==> flow/design.v (excerpt) <==
module conv_engine(
    input         clk,
    input         reset,
    input         en_ctrl,
    output [15:0] s_addr,
    output [15:0] w_addr,
    output [15:0] b_addr,
    input  [7:0]  signal,
    input  [7:0]  weight,
    input  [7:0]  bias,
    output [15:0] save_addr,
    output [7:0]  convout,
    output        en_write,
    output        finish
);
    wire s_convout, en_save, en_sum;
    wire en_mac, en_sat, en_mult_r;
    conv_ctrl groundctrl (
        .clk(clk),
        .reset(reset),
        .en_ctrl(en_ctrl),
        .s_addr(s_addr),
        .w_addr(w_addr),
        .b_addr(b_addr),
        .save_addr(save_addr),
        .en_sum(en_sum),
        .en_save(en_save),
        .en_write(en_write),
        .s_convout(s_convout),
        .en_sat(en_sat),
        .en_mac(en_mac),
        .en_mult_r(en_mult_r),
        .finish(finish)
    );
    convolve conv (
        .clk(clk),
        .reset(reset),
        .clken(en_mac),
        .s_convout(en_write),
        .en_sat(en_sat),
        .en_mult_r(en_mult_r),
        .bias(bias),
        .signal(signal),
        .weight(weight),
        .convout(convout)
    );
endmodule
For scale: about 200 flip-flops, roughly 18000 um2 of cells after synthesis.
clock: 5.33 ns
lec_check: 0
abc_area: 0
cap_margin: 20
core_margin: 2
core_utilization: 59
gpl_timing_driven: 0
hold_slack_margin: -0.05
place_density_lb_addon: 0.11
slew_margin: 10
tns_end_percent: 70
run.sh (not shown) runs the stock make flow with config.mk's settings and CLKGATE_MAP_FILE=.
The baseline finished but failed the layout checks on negative setup slack.
Rerun with:
--- a/flow/config.mk
+++ b/flow/config.mk
@@ -10,7 +10,10 @@
 export CORE_MARGIN = 2
-export CORE_UTILIZATION = 59
-export GPL_TIMING_DRIVEN = 0
+export CORE_UTILIZATION = 49
+export CTS_CLUSTER_DIAMETER = 234
+export CTS_CLUSTER_SIZE = 98
+export GPL_TIMING_DRIVEN = 1
 export HOLD_SLACK_MARGIN = -0.05
 export PLACE_DENSITY_LB_ADDON = 0.11
-export SLEW_MARGIN = 10
-export TNS_END_PERCENT = 70
+export SETUP_SLACK_MARGIN = -0.49
+export SLEW_MARGIN = 35
+export TNS_END_PERCENT = 5
=> The changed run finished but failed the layout checks on negative setup slack; combinational power falls by about 4%; total power fell by 1.9%; cell area falls by 0.77%; final cell count is higher by 6.2%; routed wire length goes down by 11%; fmax shrinks by 0.71%.
Rerun with:
==> flow/config.mk (replaced) <==
export PLATFORM = sky130hd
export DESIGN_NAME = conv_engine
export DESIGN_NICKNAME = conv_engine
export VERILOG_FILES = /design/flow/design.v
export SDC_FILE = /design/flow/constraint.sdc
export NUM_CORES = 4
export LEC_CHECK = 0
export CAP_MARGIN = 20
export CORE_MARGIN = 2
export CORE_UTILIZATION = 68
export SLEW_MARGIN = 20
==> flow/constraint.sdc (replaced) <==
create_clock -name core_clock -period 7.45 [get_ports {clk}]
set_input_delay 1.4900 -clock core_clock [delete_from_list [all_inputs] [get_ports {clk}]]
set_output_delay 1.4900 -clock core_clock [all_outputs]
set_load 0.01 [all_outputs]
The new run finished clean.
Sequential share of layout area came out higher by 2.0 points.
First-iteration DRC count came out higher by well over a third.
Combinational power came out lower by well over a third.
Synthesized area is unchanged.
Design area came out lower by roughly a tenth.
Die area came out lower by a quarter to a third.
Sequential cell count does not change.
Clock skew came out higher by 0.0093 ns.
Non-clock buffer count came out lower by 197.
Routed wire length came out lower by roughly a tenth.
Rerun with:
--- a/flow/config.mk
+++ b/flow/config.mk
@@ -9,3 +9,3 @@
 export CORE_MARGIN = 2
-export CORE_UTILIZATION = 68
+export CORE_UTILIZATION = 40
 export SLEW_MARGIN = 20
==> flow/constraint.sdc (replaced) <==
create_clock -name core_clock -period 5.1 [get_ports {clk}]
set_input_delay 1.0200 -clock core_clock [delete_from_list [all_inputs] [get_ports {clk}]]
set_output_delay 1.0200 -clock core_clock [all_outputs]
set_load 0.01 [all_outputs]
Result: The changed run finished but fails on negative setup slack. Clock skew came out lower by 0.0082 ns. Cell area came out higher by 20%. Register-to-register slack loses 1.5 ns. Power came out higher by 96%. Flip-flop count is unchanged. Core utilization came out lower by 23 points. Sequential share of layout area came out lower by 3.3 points. Routed wire length came out higher by 12%. Combinational power came out higher by 150%. Clock-buffer cell count came out higher by 1. First-iteration DRC count came out lower by 17%.


Starting RTL as in the previous note.
Settings: LEC_CHECK=0, CAP_MARGIN=20, CORE_MARGIN=2, CORE_UTILIZATION=17, SLEW_MARGIN=20; clock period 8.44 ns.
Edit:
CORE_UTILIZATION = 72   (was 17)
CTS_CLUSTER_DIAMETER = 273   (was not set)
clock period = 6.1 ns   (was 8.44 ns; I/O delays follow)
Effect: This time the run finished but failed the layout checks on setup timing. Die area shrinks by 76%. Sequential power grows by 39%. Clock-buffer cell count grows by 1. Utilization grows by 66 points. Clock skew shrinks by 9.1 ps. Worst setup slack is worse by 790 ps. Total power grows by 90%. Worst hold slack barely changes. Area after synthesis does not change.
Edit:
CORE_UTILIZATION = 40   (was 72)
CTS_CLUSTER_DIAMETER = not set   (was 273)
clock period = 8.44 ns   (was 6.1 ns; I/O delays follow)
Result:
- Now the flow finished with timing, DRC and antenna clean
- wire length came out lower by 15%
- count of clock-buffer cells in the layout came out higher by 2
- synthesized cell count stays the same
- cell area came out lower by 5.5%
- first-iteration DRC count came out lower by 30%
- core utilization came out lower by 41 points
- hold slack got worse by 3.0 ps
- final cell count came out higher by 5.4%
Edit:
CAP_MARGIN = 0   (was 20)
CORE_UTILIZATION = 70   (was 40)
CTS_CLUSTER_DIAMETER = 102   (was not set)
clock period = 5.67 ns   (was 8.44 ns; I/O delays follow)
Effect: With this change the flow finished but fails on setup timing. Final area goes up by 12%. Via count goes up by 20%. Sequential share of layout area goes down by 2.1 points. Worst setup slack is worse by 960 ps.


Starting RTL as in the previous note.
Settings: LEC_CHECK=0, ABC_AREA=1, CAP_MARGIN=20, CORE_MARGIN=2, CORE_UTILIZATION=72, CTS_CLUSTER_DIAMETER=204, CTS_CLUSTER_SIZE=13, GPL_TIMING_DRIVEN=1, SETUP_SLACK_MARGIN=0.36, SLEW_MARGIN=10, TNS_END_PERCENT=70; clock period 2.05 ns.
The baseline stopped in 4_1_cts on DPL-0038.
Edit:
Settings changed: ABC_AREA 1 to 0, CORE_UTILIZATION 72 to 69, CTS_CLUSTER_DIAMETER 204 to not set, CTS_CLUSTER_SIZE 13 to not set, HOLD_SLACK_MARGIN set to -0.05, PLACE_DENSITY_LB_ADDON set to 0.11, SETUP_SLACK_MARGIN 0.36 to not set.
Clock period 2.05 ns to 5.99 ns, I/O delays scaled along.
Outcome:
- The new run finished with setup timing left
- synthesized area fell by 3.6%
- die area rose by 0.55%
- synthesized cell count fell by 15%
Edit:
Settings changed: ABC_AREA 0 to 1, CORE_UTILIZATION 69 to 72, CTS_CLUSTER_SIZE set to 13, PLACE_DENSITY_LB_ADDON 0.11 to 0.15, SETUP_SLACK_MARGIN set to 0.61.
Clock period 5.99 ns to 2.05 ns, I/O delays scaled along.
The new run never finished: it broke off in 4_1_cts on DPL-0038. Synthesized cell count goes up by 18%. Synthesized area goes up by 3.8%. Die area goes down by 0.55%.
Edit:
Settings changed: CTS_CLUSTER_SIZE 13 to 76, HOLD_SLACK_MARGIN -0.05 to 0.29, PLACE_DENSITY_LB_ADDON 0.15 to 0.11, SETUP_SLACK_MARGIN 0.61 to -0.28.
Clock period 2.05 ns to 5.33 ns, I/O delays scaled along.
After rerunning: With this change the flow completed, yet does not pass: setup timing. Area after synthesis stays the same. Die area is unchanged. Synthesized cell count does not change.


## run A
Starting RTL as in the previous note.
## conv_engine
module conv_engine(
    input         clk,
    input         reset,
    input         en_ctrl,
    output [15:0] s_addr,
    output [15:0] w_addr,
    output [15:0] b_addr,
    input  [7:0]  signal,
    input  [7:0]  weight,
    input  [7:0]  bias,
    output [15:0] save_addr,
    output [7:0]  convout,
    output        en_write,
    output        finish
);
    wire s_convout, en_save, en_sum;
    wire en_mac, en_sat, en_mult_r;
    conv_ctrl groundctrl (
        .clk(clk),
        .reset(reset),
        .en_ctrl(en_ctrl),
        .s_addr(s_addr),
        .w_addr(w_addr),
        .b_addr(b_addr),
        .save_addr(save_addr),
        .en_sum(en_sum),
        .en_save(en_save),
        .en_write(en_write),
        .s_convout(s_convout),
        .en_sat(en_sat),
        .en_mac(en_mac),
        .en_mult_r(en_mult_r),
        .finish(finish)
    );
    convolve conv (
        .clk(clk),
        .reset(reset),
        .clken(en_mac),
        .s_convout(en_write),
        .en_sat(en_sat),
        .en_mult_r(en_mult_r),
        .bias(bias),
        .signal(signal),
        .weight(weight),
        .convout(convout)
    );
endmodule
Settings: LEC_CHECK=0, ABC_AREA=1, CAP_MARGIN=20, CORE_MARGIN=2, CORE_UTILIZATION=69, CTS_CLUSTER_SIZE=34, GPL_TIMING_DRIVEN=1, HOLD_SLACK_MARGIN=-0.05, PLACE_DENSITY_LB_ADDON=0.11, SETUP_SLACK_MARGIN=1.36, SLEW_MARGIN=40, TNS_END_PERCENT=70; clock period 5.33 ns.
The flow for run A finished, though final verification flagged negative setup slack.
Edits applied to the flow inputs when going from run A to run B:
Settings: CTS_CLUSTER_SIZE changed from 34 to 76; SETUP_SLACK_MARGIN changed from 1.36 to 1.53; CORE_UTILIZATION changed from 69 to 71; SLEW_MARGIN changed from 40 to 10.
==> results <==
Status: run B FAILED at global routing (tool error). Run A: flow complete, layout not clean; failing: negative setup slack. Re die width: run A and run B aren't equal, and the lower value belongs to run B. Going from run A to run B, buffers inserted during post-CTS setup optimization shrinks by 30. Flip-flop and latch count after synthesis: run B vs run A identical. Between run A and run B, the difference in number of instances in the placed design is negligible. Any difference in synthesized cell count between run A and run B is small enough to ignore. Run B -> run A: synthesized cell area delta 0, exact match. Run B against run A: pre-CTS setup slack now sits higher; die area now sits lower. The total cell area at the placement stage on run A is in line with that on run B.
Setup changes, run B to run C
Settings: a change of TNS_END_PERCENT from 70 to 10; a change of GPL_TIMING_DRIVEN from 1 to 0; a deleted SETUP_SLACK_MARGIN that had been 1.53; an added CTS_CLUSTER_DIAMETER of 234; a change of CTS_CLUSTER_SIZE from 76 to 98; a change of CORE_UTILIZATION from 71 to 40.
Findings:
Nothing crashed in run C and all stages finished; the problem is that the final layout failed, the offending checks being negative setup slack.
The worst setup slack before clock tree synthesis in run C sits 280 ps below the value recorded for run B.
Run C and run B ended up with roughly the same synthesized instance count.
Total instance count after detailed placement: run C > run B
Run B → run C: count of boundary I/O pins roughly the same; count of cells resized by post-cts repair lower.
Post-detailed-placement cell area in run C is 4.9% below run B.
Sort run B and run C by port buffer count, ascending, and run C comes first.
Relative to run B, x dimension of the die has increased by 32% in run C.
Run C: chip area is 75% higher than what run B reported.
Run C vs. run B: starting density of the core went down by 32 points.
Relative to run C, the following input files were edited for run D:
Settings: GPL_TIMING_DRIVEN removed (was 0); CTS_CLUSTER_DIAMETER removed (was 234); SLEW_MARGIN changed from 10 to 20; PLACE_DENSITY_LB_ADDON removed (was 0.11); TNS_END_PERCENT removed (was 10); HOLD_SLACK_MARGIN removed (was -0.05); ABC_AREA removed (was 1); CTS_CLUSTER_SIZE removed (was 98); the clock period (ns, I/O delays scaled along) changed from 5.33 to 10.0.
Run D ended with every stage complete and zero timing, DRC or antenna violations. Ran to the end and failed final checks on negative setup slack: run C. Looking at area growth from synthesis to final layout, run D sits 7.8 points lower than run C does. Wire: run D routes less than run C. Changes observed in run D relative to run C: worst vdd rail ir drop moved down; register-to-register setup slack moved up; die size moved down. Going from run C to run D, vias per cell grows by about 3%. Relative to run C, the critical path depth measured on run D has decreased by more than a quarter. In the reports for run C and run D, the larger pin count of the biggest net entering global routing belongs to run D. On run D: sum of internal, switching and leakage power is about 60% lower than what run C gave. Compared with run C, run D shows share of synthesized cell area in and, or, nand and nor gates lower by 1.1 points. Relative to run C, the final period utilization of run D is lower by 26 points.
Setup changes, run D to run E
Settings: GPL_TIMING_DRIVEN newly set to 0; GPL_ROUTABILITY_DRIVEN newly set to 0; CELL_PAD_IN_SITES_GLOBAL_PLACEMENT newly set to 2; CORE_ASPECT_RATIO newly set to 1.27; CORE_MARGIN changed from 2 to 6; CORE_UTILIZATION changed from 40 to 33; SLEW_MARGIN changed from 20 to 15; SETUP_SLACK_MARGIN newly set to 0.96; ABC_AREA newly set to 1.
--- outcome ---
Going from run D to run E, register-to-register slack now larger, combinational share of power now larger, cell-internal power now smaller.
Relative to run D, wire length reported by the detailed router has increased by 33% in run E.
Compared with run D, run E is the more power-hungry design.
Looking only at final critical path time including I/O delays and setup, and setting everything else aside, the higher value of run E and run D goes to run D.
Going from run D to run E, XOR/XNOR share of the synthesized area lost 0.92 points, net switching power figure higher, power in combinational cells climbed 23%.
#### Input delta (run F over run E)
Settings: CELL_PAD_IN_SITES_DETAIL_PLACEMENT newly set to 1; CAP_MARGIN changed from 20 to 15; GPL_ROUTABILITY_DRIVEN changed from 0 to 1; HOLD_SLACK_MARGIN newly set to 0.17; the clock period (ns, I/O delays scaled along) changed from 10.0 to 7.37.
[summary]
Run F vs. run E: sequential fraction of total cell area down 0.53 points; fraction of power spent switching nets -0.79 points. Against run E, run F reports a post-route cell area that is higher.


conv_engine again, from the RTL that the note above started with.
Settings: LEC_CHECK=0, CAP_MARGIN=30, CORE_ASPECT_RATIO=1.46, CORE_MARGIN=7, CORE_UTILIZATION=56, CTS_CLUSTER_DIAMETER=301, CTS_CLUSTER_SIZE=49, PLACE_DENSITY=0.35, SLEW_MARGIN=20, TNS_END_PERCENT=20; clock period 10.0 ns.
The baseline went through all stages and came out clean.
Next try:
- CAP_MARGIN: 30 -> 20
- CORE_ASPECT_RATIO: 1.46 -> not set
- CORE_MARGIN: 7 -> 2
- CORE_UTILIZATION: 56 -> 44
- CTS_CLUSTER_DIAMETER: 301 -> not set
- CTS_CLUSTER_SIZE: 49 -> not set
- PLACE_DENSITY: 0.35 -> not set
- TNS_END_PERCENT: 20 -> not set
- clock period: 10.0 -> 4.51 ns (I/O delays scaled with it)
The changed run ran to the end with violations: negative setup slack. Critical path depth rises by 5. Routed wire length grows by 13%. Design area is higher by 26%. Via count rose by 9.7%. Sequential share of layout area is lower by 4.2 points. Clock power is higher by 140%. Worst hold slack gains 0.0054 ns. Non-clock buffer count climbs by 349. Utilization shrinks by 0.73 points.
Next try:
- ABC_AREA: not set -> 1
- CORE_UTILIZATION: 44 -> 63
- CTS_CLUSTER_SIZE: not set -> 94
- PLACE_DENSITY: not set -> 0.35
- clock period: 4.51 -> 4.69 ns (I/O delays scaled with it)
Result: The changed run reached the layout checks and failed them: negative setup slack; final area grows by a few percent; worst setup slack degrades by 0.36 ns; global-route usage grows by 12 points; combinational power grows by a quarter to a third; power grows by about a fifth; cell count grows by a little under a tenth; clock skew barely changes; utilization grows by 26 points.
Next try:
- ABC_AREA: 1 -> not set
- CORE_UTILIZATION: 63 -> 68
- CTS_CLUSTER_DIAMETER: not set -> 359
- CTS_CLUSTER_SIZE: 94 -> 37
- PLACE_DENSITY: 0.35 -> not set
- clock period: 4.69 -> 6.05 ns (I/O delays scaled with it)
The new run finished but failed the layout checks on negative setup slack.
Combinational power fell by about 50%.
Via count fell by 20%.
Clock skew is about the same.


## run 1
conv_engine again, from the RTL that the note above started with.
clock: 4.76 ns
lec_check: 0
abc_area: 1
cap_margin: 5
cell_pad_in_sites_global_placement: 2
core_margin: 2
core_utilization: 32
cts_cluster_diameter: 330
cts_cluster_size: 40
gpl_routability_driven: 0
gpl_timing_driven: 1
min_routing_layer: met2
place_density_lb_addon: 0.11
setup_slack_margin: -0.21
slew_margin: 0
tns_end_percent: 70
Finished, but not clean: run 1, with DRC, setup timing.
The following lists how run 2 was set up differently from run 1:
- CTS_CLUSTER_DIAMETER no longer set, was 330
- CTS_CLUSTER_SIZE no longer set, was 40
- SETUP_SLACK_MARGIN no longer set, was -0.21
- GPL_TIMING_DRIVEN now 0, was 1
- TNS_END_PERCENT no longer set, was 70
- PLACE_DENSITY_LB_ADDON no longer set, was 0.11
- SLEW_MARGIN now 15, was 0
- CAP_MARGIN now 20, was 5
- CORE_UTILIZATION now 40, was 32
- CORE_ASPECT_RATIO now 1.27, previously not set
- MIN_ROUTING_LAYER no longer set, was met2
- the clock period (ns, I/O delays scaled along) now 10.0, was 4.76
## What came out
Run 1 and run 2: one clean run, run 2; the rest did not finish clean.
Summary of run 2 over run 1: minimum setup slack after placement picked up an extra 3.13 ns; worst-case vdd ir drop lost 0.32 mV; total die size lost 20%.
Setup changes, run 2 to run 3
- TNS_END_PERCENT now 20, previously not set
- GPL_TIMING_DRIVEN no longer set, was 0
- CORE_MARGIN now 7, was 2
- CTS_CLUSTER_SIZE now 49, previously not set
- PLACE_DENSITY now 0.35, previously not set
- CELL_PAD_IN_SITES_GLOBAL_PLACEMENT no longer set, was 2
- CORE_UTILIZATION now 58, was 40
- SLEW_MARGIN now 20, was 15
- ABC_AREA no longer set, was 1
- CORE_ASPECT_RATIO now 1.46, was 1.27
- GPL_ROUTABILITY_DRIVEN no longer set, was 0
- CAP_MARGIN now 30, was 20
- SETUP_SLACK_MARGIN now 2.27, previously not set
- CTS_CLUSTER_DIAMETER now 301, previously not set
Notes after the runs:
In run 3, the later-pin clock latency in the skew report came out 0.02 ns below the value in run 2.
The run showing the smaller combinational share of power is run 3.
| share of the final layout cell area in sequential cells | run 3 vs run 2 | 0.90 points higher |
Met3 wirelength from detailed routing (run 3 / run 2): 1.3
Synthesized cell count delta for run 3 relative to run 2: 368 lower
Setup slack after layout, run 2 and run 3: lower on run 2
Sort run 2 and run 3 by non-clock buffer count desc -> top: run 2
Measured against each other, run 2 and run 3 differ in unique cell type count in the Yosys netlist, the lower figure coming from run 2.
No run among run 2 and run 3 stopped early or left any final violation; all are clean.
No activity file was given, so power comes from the tool's default toggle rates.
